## v28
// Top_FFT
module Top_FFT #(
    parameter   INTEGER_SIZE = 4,
                FRACT_SIZE = 14,
                NFFT = 64
) (
    input       wire                                             clk, rst,
    input       wire                                             start_FFT,
    input       wire    signed  [INTEGER_SIZE+FRACT_SIZE-1:0]    serial_in_r, serial_in_i,
    output      wire    signed  [INTEGER_SIZE+FRACT_SIZE-1:0]    serial_out_r, serial_out_i,
    output      wire                                             end_FFT, data_valid_FFT
);
For scale: roughly 21000 cells after synthesis, about 3400 flip-flops, ~77 I/O pins, about 0.21 mm^2 of cells after synthesis.
Settings: LEC_CHECK=0, ABC_AREA=1, CAP_MARGIN=20, CORE_MARGIN=2, CORE_UTILIZATION=72, CTS_CLUSTER_DIAMETER=228, CTS_CLUSTER_SIZE=37, PLACE_DENSITY=0.64, SLEW_MARGIN=20; clock period 7.07 ns.
run.sh (not shown) runs the stock make flow with config.mk's settings and CLKGATE_MAP_FILE=.
Stage in which a tool error killed v28: global routing.
The following lists how v4 was set up differently from v28:
# v28
export LEC_CHECK = 0
export ABC_AREA = 1
export CAP_MARGIN = 20
export CORE_MARGIN = 2
export CORE_UTILIZATION = 72
export CTS_CLUSTER_DIAMETER = 228
export CTS_CLUSTER_SIZE = 37
export PLACE_DENSITY = 0.64
export SLEW_MARGIN = 20
create_clock -name core_clock -period 7.07 [get_ports {clk}]
# v4
export LEC_CHECK = 0
export CAP_MARGIN = 20
export CORE_MARGIN = 2
export CORE_UTILIZATION = 16
export PLACE_DENSITY = 0.6
export SLEW_MARGIN = 20
create_clock -name core_clock -period 12.5 [get_ports {clk}]
[summary]
Number of distinct library cells after synthesis for v4: 20 up relative to v28
v4 ends up with a width of the chip that is about 110% higher than in v28.
In the floorplan summary, v4 is listed with a die area greater than that of v28.
v4 finished every step from synthesis to the final layout, and the layout passed the timing, DRC and antenna checks.
| area after synthesis | v4 vs v28 | 0.0081 mm^2 lower |
Between v4 and v28, the xor/xnor cell area share of the yosys netlist is lower for v28.
The following lists how v2 was set up differently from v4:
# v4
export LEC_CHECK = 0
export CAP_MARGIN = 20
export CORE_MARGIN = 2
export CORE_UTILIZATION = 16
export PLACE_DENSITY = 0.6
export SLEW_MARGIN = 20
create_clock -name core_clock -period 12.5 [get_ports {clk}]
# v2
export LEC_CHECK = 0
export CAP_MARGIN = 20
export CORE_MARGIN = 2
export CORE_UTILIZATION = 40
export PLACE_DENSITY = 0.6
export SLEW_MARGIN = 20
create_clock -name core_clock -period 12.0 [get_ports {clk}]
Relative contribution of sequential cells to total power in v2 vs v4: down 3.3 points. Die height, v2 vs v4: down by more than a quarter. Compared with v4, in v2 cell count after placement shows a reduction of 10300; minimum clock period after layout shows a reduction of 36 ps; pre-CTS worst setup slack shows a reduction of 380 ps. Global-route usage came out higher on v2 than on v4. v2 vs. v4: required time of the critical path shows a reduction of 440 ps; number of antenna violations at the first check in global routing shows a reduction of 11; length of routed wiring on met1 shows an increase of 1.2%; setup slack of the critical path after layout shows a reduction of 460 ps; power attributed to sequential cells shows an increase of about 4%.
Setup changes, v2 to v15
# v2
export LEC_CHECK = 0
export CAP_MARGIN = 20
export CORE_MARGIN = 2
export CORE_UTILIZATION = 40
export PLACE_DENSITY = 0.6
export SLEW_MARGIN = 20
create_clock -name core_clock -period 12.0 [get_ports {clk}]
# v15
export LEC_CHECK = 0
export ABC_AREA = 1
export CAP_MARGIN = 20
export CORE_ASPECT_RATIO = 1.46
export CORE_MARGIN = 2
export CORE_UTILIZATION = 65
export CTS_CLUSTER_DIAMETER = 165
export CTS_CLUSTER_SIZE = 74
export GPL_TIMING_DRIVEN = 1
export HOLD_SLACK_MARGIN = 0.02
export MAX_ROUTING_LAYER = met4
export MIN_ROUTING_LAYER = met2
export PLACE_DENSITY = 0.6
export SETUP_SLACK_MARGIN = 1.15
export SLEW_MARGIN = 20
create_clock -name core_clock -period 12.0 [get_ports {clk}]
Notes after the runs:
Flow for v15 halted at global routing, error code GRT-0116.
Going from v2 to v15, die span in x shrank by more than a quarter.
Re post-synthesis average cell area: v15 is about 13% down on v2.
Summary of v15 over v2: chip area fell 0.19 mm^2, synthesized cell count higher, final HPWL from detailed placement shows an increase of 57%, vertical die size went down.

---

Starting RTL as in the previous note.
clock: 12.0 ns
lec_check: 0
abc_area: 0
cap_margin: 20
cell_pad_in_sites_detail_placement: 1
cell_pad_in_sites_global_placement: 2
core_margin: 6
core_utilization: 40
gpl_routability_driven: 1
min_routing_layer: met2
slew_margin: 35
tns_end_percent: 15
Next try:
ABC_AREA = default   (was 0)
CELL_PAD_IN_SITES_DETAIL_PLACEMENT = default   (was 1)
CELL_PAD_IN_SITES_GLOBAL_PLACEMENT = default   (was 2)
CORE_MARGIN = 2   (was 6)
CORE_UTILIZATION = 64   (was 40)
GPL_ROUTABILITY_DRIVEN = default   (was 1)
MIN_ROUTING_LAYER = default   (was met2)
PLACE_DENSITY = 0.6   (was default)
SLEW_MARGIN = 20   (was 35)
TNS_END_PERCENT = default   (was 15)
clock period = 12.6 ns   (was 12.0 ns; I/O delays follow)
Outcome:
- wire length went down by 15%
- total power shrinks by 9.1%
- clock-buffer cell count fell by 47
- utilization goes up by 25 points

---

Setup of build 47:
Top_FFT again, from the RTL that the note above started with.
make LEC_CHECK=0 ABC_AREA=1 CAP_MARGIN=0 CORE_MARGIN=2 CORE_UTILIZATION=72 CTS_CLUSTER_DIAMETER=372 CTS_CLUSTER_SIZE=99 PLACE_DENSITY=0.6 SLEW_MARGIN=20 finish   # period 4.34 ns
Build 47: it failed during global routing, and the tool reported GRT-0116.
Inputs modified between build 47 and build 96:
- ABC_AREA removed (was 1)
- SETUP_SLACK_MARGIN newly set to 1.43
- CTS_CLUSTER_DIAMETER changed from 372 to 228
- CAP_MARGIN changed from 0 to 10
- the clock period (ns, I/O delays scaled along) changed from 4.34 to 6.09
[summary]
Build 96 never completed, since it errored out during detailed placement. Build 47 -> build 96: number of distinct library cell variants in the gate-level netlist after synthesis increased by more than a quarter. The number of cells in the yosys synthesis report number comes out higher for build 47 vs build 96. Relative to build 47, the overall chip area of build 96 is lower by 11000 um2. Going from build 47 to build 96, cell area after technology mapping shrinks by 3.8%. Build 96 against build 47; die width is down slightly.
Setup changes, build 96 to build 16
- CORE_UTILIZATION now 61, was 72
- CAP_MARGIN now 20, was 10
- SETUP_SLACK_MARGIN no longer set, was 1.43
- CTS_CLUSTER_SIZE no longer set, was 99
- CTS_CLUSTER_DIAMETER no longer set, was 228
- the clock period (ns, I/O delays scaled along) now 6.92, was 6.09
## What came out
- Layout checks on build 16: not met. Flow itself completed; violations: setup timing.
- Relative to build 96, build 16 degrades chip footprint.
- From build 96 to build 16 the numbers moved as follows: horizontal die dimension increased 8.6%; number of placement rows moved up.
Input-level comparison between build 56 and build 16:
- a change of CORE_UTILIZATION from 61 to 28
- a change of the clock period (ns, I/O delays scaled along) from 6.92 to 19.1
## What came out
Build 56 finished every stage and its layout cleared the timing, DRC and antenna checks.
From build 16 to build 56 the numbers moved as follows: transition time at the pin with the least slew margin picked up an extra 15 ps, total design power went down by 26 mW, hold slack saw an increase, met2 wire length dropped about 4.5%, core utilization went down 39 points.
Build 56 vs. build 16: setup slack up 9760 ps, post-route clock period utilization down 61 points, met1 demand-to-capacity share in global routing down 26 points.
Inputs modified between build 56 and build 25:
- CORE_UTILIZATION: 28 -> 15
- the clock period (ns, I/O delays scaled along): 19.1 -> 10.7
==> comparison <==
Every run in the comparison, build 25 and build 56, completed the flow with a clean layout.
Die area, build 25 and build 56, higher one = build 25.
On setup TNS, build 25 tracks build 56 almost exactly.
Routed wire length on met3 was higher in build 25 than in build 56.
As far as combinational share of power is concerned, build 25 and build 56 perform about the same.
Diff build 56 -> build 25: non-clock inverter instance count of the final layout about even, met1 track utilization from global routing fell 6.3 points, static power due to leakage fell 0.42%.
Looking at beginning of the critical path, the ST3.CU4.current_state$_DFF_PN0_ result is from build 25; the ST3.CU4.counter_seq[3]$_DFF_PN0_ one comes from build 56.
Between build 25 and build 56, the difference in flip-flop count is negligible.
> inputs changed (build 25 -> build 15)
- swapping 15 for 65 in CORE_UTILIZATION
- putting TNS_END_PERCENT at 5 where nothing was set
- swapping 10.7 for 5.64 in the clock period (ns, I/O delays scaled along)
### Flow results
Diff build 25 -> build 15 | clock buffer count from CTS | increase of 19%
Looking at number of iterations in the first detailed-routing pass across build 15 and build 25, the one that comes out lower is build 15.
| post-place setup slack | build 15 vs build 25 | 3700 ps lower |
Cmp build 15 and build 25 / maximum net fanout on the critical path / higher: build 25
Compared to build 25, the router laid down more metal wire for build 15.
Placed instance area (lower): build 15
Per the comparison of build 15 with build 25, sequential share of cell area flat; worst setup slack down 3350 ps.
| build 15 | all stages done | FAIL | setup timing |
Cell count along the critical path ended up 4 higher on build 15 than on build 25.
Of build 15 and build 25, the run reporting the higher cell count after placement was build 25.

---

job 2423:
Top_FFT again, from the RTL that the note above started with.
==> flow/config.mk <==
export PLATFORM = sky130hd
export DESIGN_NAME = Top_FFT
export DESIGN_NICKNAME = Top_FFT
export VERILOG_FILES = /design/flow/design.v
export SDC_FILE = /design/flow/constraint.sdc
export NUM_CORES = 4
export LEC_CHECK = 0
export ABC_AREA = 1
export CAP_MARGIN = 10
export CORE_MARGIN = 2
export CORE_UTILIZATION = 72
export CTS_CLUSTER_DIAMETER = 382
export CTS_CLUSTER_SIZE = 99
export PLACE_DENSITY = 0.6
export SETUP_SLACK_MARGIN = -0.6
export SLEW_MARGIN = 20
export TNS_END_PERCENT = 10
==> flow/constraint.sdc <==
create_clock -name core_clock -period 6.09 [get_ports {clk}]
set_input_delay 1.2180 -clock core_clock [delete_from_list [all_inputs] [get_ports {clk}]]
set_output_delay 1.2180 -clock core_clock [all_outputs]
set_load 0.01 [all_outputs]
Job 2423 | ERROR | global routing (5_1_grt)
The inputs of job 8787 differ from those of job 2423 as listed below.
Settings: swapping 10 for 20 in CAP_MARGIN; clearing TNS_END_PERCENT, which used to be 10; swapping -0.6 for 0.35 in SETUP_SLACK_MARGIN; swapping 382 for 372 in CTS_CLUSTER_DIAMETER; swapping 6.09 for 3.99 in the clock period (ns, I/O delays scaled along).
--- outcome ---
- Status: job 8787 FAILED at clock tree synthesis (4_1_cts) (tool error)
- Comparing job 2423 against job 8787, there is no change at all in number of flops mapped to enable cells by yosys.
- Taking job 2423 as the reference, in job 8787 die area neither gained nor lost much, standard-cell row count neither gained nor lost much.
- Share of the core filled by cells before placement: job 2423 vs job 8787 identical
- Yosys chip area: job 2423 vs job 8787 identical
- Compared with job 2423, in job 8787 count of mapped cells out of synthesis about even; worst setup timing slack at the placement stage fell 1.89 ns; area after synthesis about even; total instance count after detailed placement rose 736; final weighted congestion in routability-driven placement rose 0.033.
- Post-placement cell area (job 8787 over job 2423): increase, 4.7%
## Diff of input files: job 8085 against job 8787
Settings: SETUP_SLACK_MARGIN removed (was 0.35); CTS_CLUSTER_DIAMETER removed (was 372); the clock period (ns, I/O delays scaled along) changed from 3.99 to 6.95.
--- outcome ---
Job 8787 got as far as clock tree synthesis (4_1_cts), where a tool error ended the run.
Job 8085 did not finish; the tool stopped in global routing (5_1_grt) with error GRT-0116.
Comparing job 8787 against job 8085, there is no change at all in unique cell type count in the Yosys netlist.
Between job 8787 and job 8085, worst setup timing slack at the placement stage increased.
Job 8787 and job 8085 ended up with nearly the same async set-reset flop share out of synthesis.
Total cells reported by yosys after synthesis: job 8787 vs job 8085 identical
When job 8085 is measured against job 8787, its post-placement cell area turns out about 7% lower.
Job 8787 → job 8085: instance count after placement with tap cells included now smaller, final weighted congestion of routability-driven global placement neither gained nor lost much.
Job 8085 -> job 8787: floorplan core density delta 0, exact match
Going from job 8787 to job 8085, detailed-placement wirelength estimate decreased by 12% relative to the old numbers, area share of and/or/nand/nor cells after synthesis essentially unchanged.
Edits applied to the flow inputs when going from job 8085 to job 1154:
Settings: removing ABC_AREA (formerly 1); changing CORE_UTILIZATION from 72 to 40; removing CTS_CLUSTER_SIZE (formerly 99); changing the clock period (ns, I/O delays scaled along) from 6.95 to 10.7.
### Flow results
- Summary of job 1154 over job 8085: sequential element share of the synthesized area saw an increase, count of unique library cells instantiated by Yosys saw an increase.
- Looking at the reports, job 1154 completed the entire flow and the layout it produced met the timing, DRC and antenna checks.
- Delta(area share of and-or/or-and cells after synthesis, job 1154 - job 8085) < 0
- Total cells reported by yosys after synthesis: job 1154 vs job 8085 down 3,356
- Job 1154 against job 8085: area figure in the yosys stat output now sits lower; area inside the core boundary moved up; vertical die size went up 31%.
- Re buffer count from post-CTS setup fixing: job 1154 is 35 down on job 8085.
- In job 1154 the area share of xor/xnor cells in the synthesized design turned out 1.1 points higher than in job 8085.
- Relative to job 8085, share of synthesized cell area in and, or, nand and nor gates decreased by 2.7 points in job 1154.
- Mean instance size in the synthesized netlist (higher): job 1154
#### Input delta (job 2268 over job 1154)
Settings: setting SETUP_SLACK_MARGIN to 1.93 for the first time; changing CORE_UTILIZATION from 40 to 63; changing the clock period (ns, I/O delays scaled along) from 10.7 to 7.82.
## What came out
Job 2268 finished all stages; layout check result: FAIL, due to negative setup slack. [compare] base=job 1154 new=job 2268: number of buffers created by CTS down 9, total power consumption of the routed design up 9900 uW, half-perimeter wire length of the detailed placement result up 4.6%, combinational gate power up 45%. Taking job 1154 as the reference, in job 2268 first-iteration DRC count shows an increase of 30%; count of clock-net buffers in the final layout now sits lower. The multi-input gate count on job 1154 is in line with that on job 2268. As far as total global routing overflow goes, job 2268 and job 1154 are indistinguishable; the numbers are identical. The tightest hold margin reported for job 2268 is greater than that of job 1154 by 0.020 ns.
> inputs changed (job 2268 -> job 7045)
Settings: swapping 63 for 72 in CORE_UTILIZATION; clearing SETUP_SLACK_MARGIN, which used to be 1.93; putting TNS_END_PERCENT at 5 where nothing was set; swapping 7.82 for 8.03 in the clock period (ns, I/O delays scaled along).
Findings:
- Re vertical die dimension: job 2268 and job 7045 aren't equal, and the lower value belongs to job 7045.
- For job 7045, the flow was terminated by a tool error in global routing (5_1_grt) and produced no final design.
- Between job 2268 and job 7045, the AND-OR/OR-AND share of the synthesized area does not differ in any meaningful way.
- Number of instances resized during post-cts repair (lower): job 7045

---

Setup of run 1:
Top_FFT again, from the RTL that the note above started with.
Settings: LEC_CHECK=0, CAP_MARGIN=20, CORE_ASPECT_RATIO=0.5, CORE_MARGIN=2, CORE_UTILIZATION=72, CTS_CLUSTER_DIAMETER=227, PLACE_DENSITY=0.6, SETUP_SLACK_MARGIN=1.98, SLEW_MARGIN=20; clock period 7.41 ns.
Run 1 | ERROR | detailed placement (3_5_place_dp)
Input changes introduced in run 2 (baseline for comparison: run 1):
- SETUP_SLACK_MARGIN: 1.98 -> unset
- CORE_UTILIZATION: 72 -> 70
- ABC_AREA: unset -> 1
- the clock period (ns, I/O delays scaled along): 7.41 -> 6.92
### Flow results
- Run 2 is listed as incomplete: the tool reported an error in global routing (5_1_grt) and the run ended there.
- Compared run 2 vs run 1, and number of distinct standard cells referenced by the synthesized netlist is down in run 2.
- Compared with run 1, run 2 shows initial core utilization lower by 2.2 points.
- Run 2 ends up with lower mux cell area share after synthesis than run 1 does.
- Compared with run 1, in run 2 area after synthesis climbed about 4%, standard cell core area climbed about 7%, die size climbed 6.8%.
- Run 1 -> run 2: die span in x increased by a few percent
### run 2 -> run 3
- ABC_AREA: 1 -> unset
- SETUP_SLACK_MARGIN: unset -> 0.73
- CORE_ASPECT_RATIO: 0.5 -> unset
- CTS_CLUSTER_DIAMETER: 227 -> 28
- CORE_UTILIZATION: 70 -> 65
[summary]
- In run 3 the implementation ran to completion but is not tape-out ready, as the final checks report setup timing.
- The post-CTS setup buffer count in run 3 sits about 40% below the value recorded for run 2.
- From run 2 to run 3 the numbers moved as follows: synthesized area lost about 4%, number of distinct standard cells referenced by the synthesized netlist picked up an extra 20, fraction of the mapped netlist area in compound gates lost 0.63 points, horizontal extent of the die lost 220 um.
- NOTE yosys stat chip area run 2->run 3 decreased by a few percent
- Compared with run 2, in run 3 instance count after placement with tap cells included lower; die size increased by 11000 um2 relative to the old numbers.
- The y dimension of the die in run 3 is 1.4 times that in run 2.
- Worst slack at placement ended up 0.63 ns lower on run 3 than on run 2.
- For the number of CTS-inserted buffers, run 3 came in 110% higher than run 2 did.
Power and IR drop assume default switching activity.
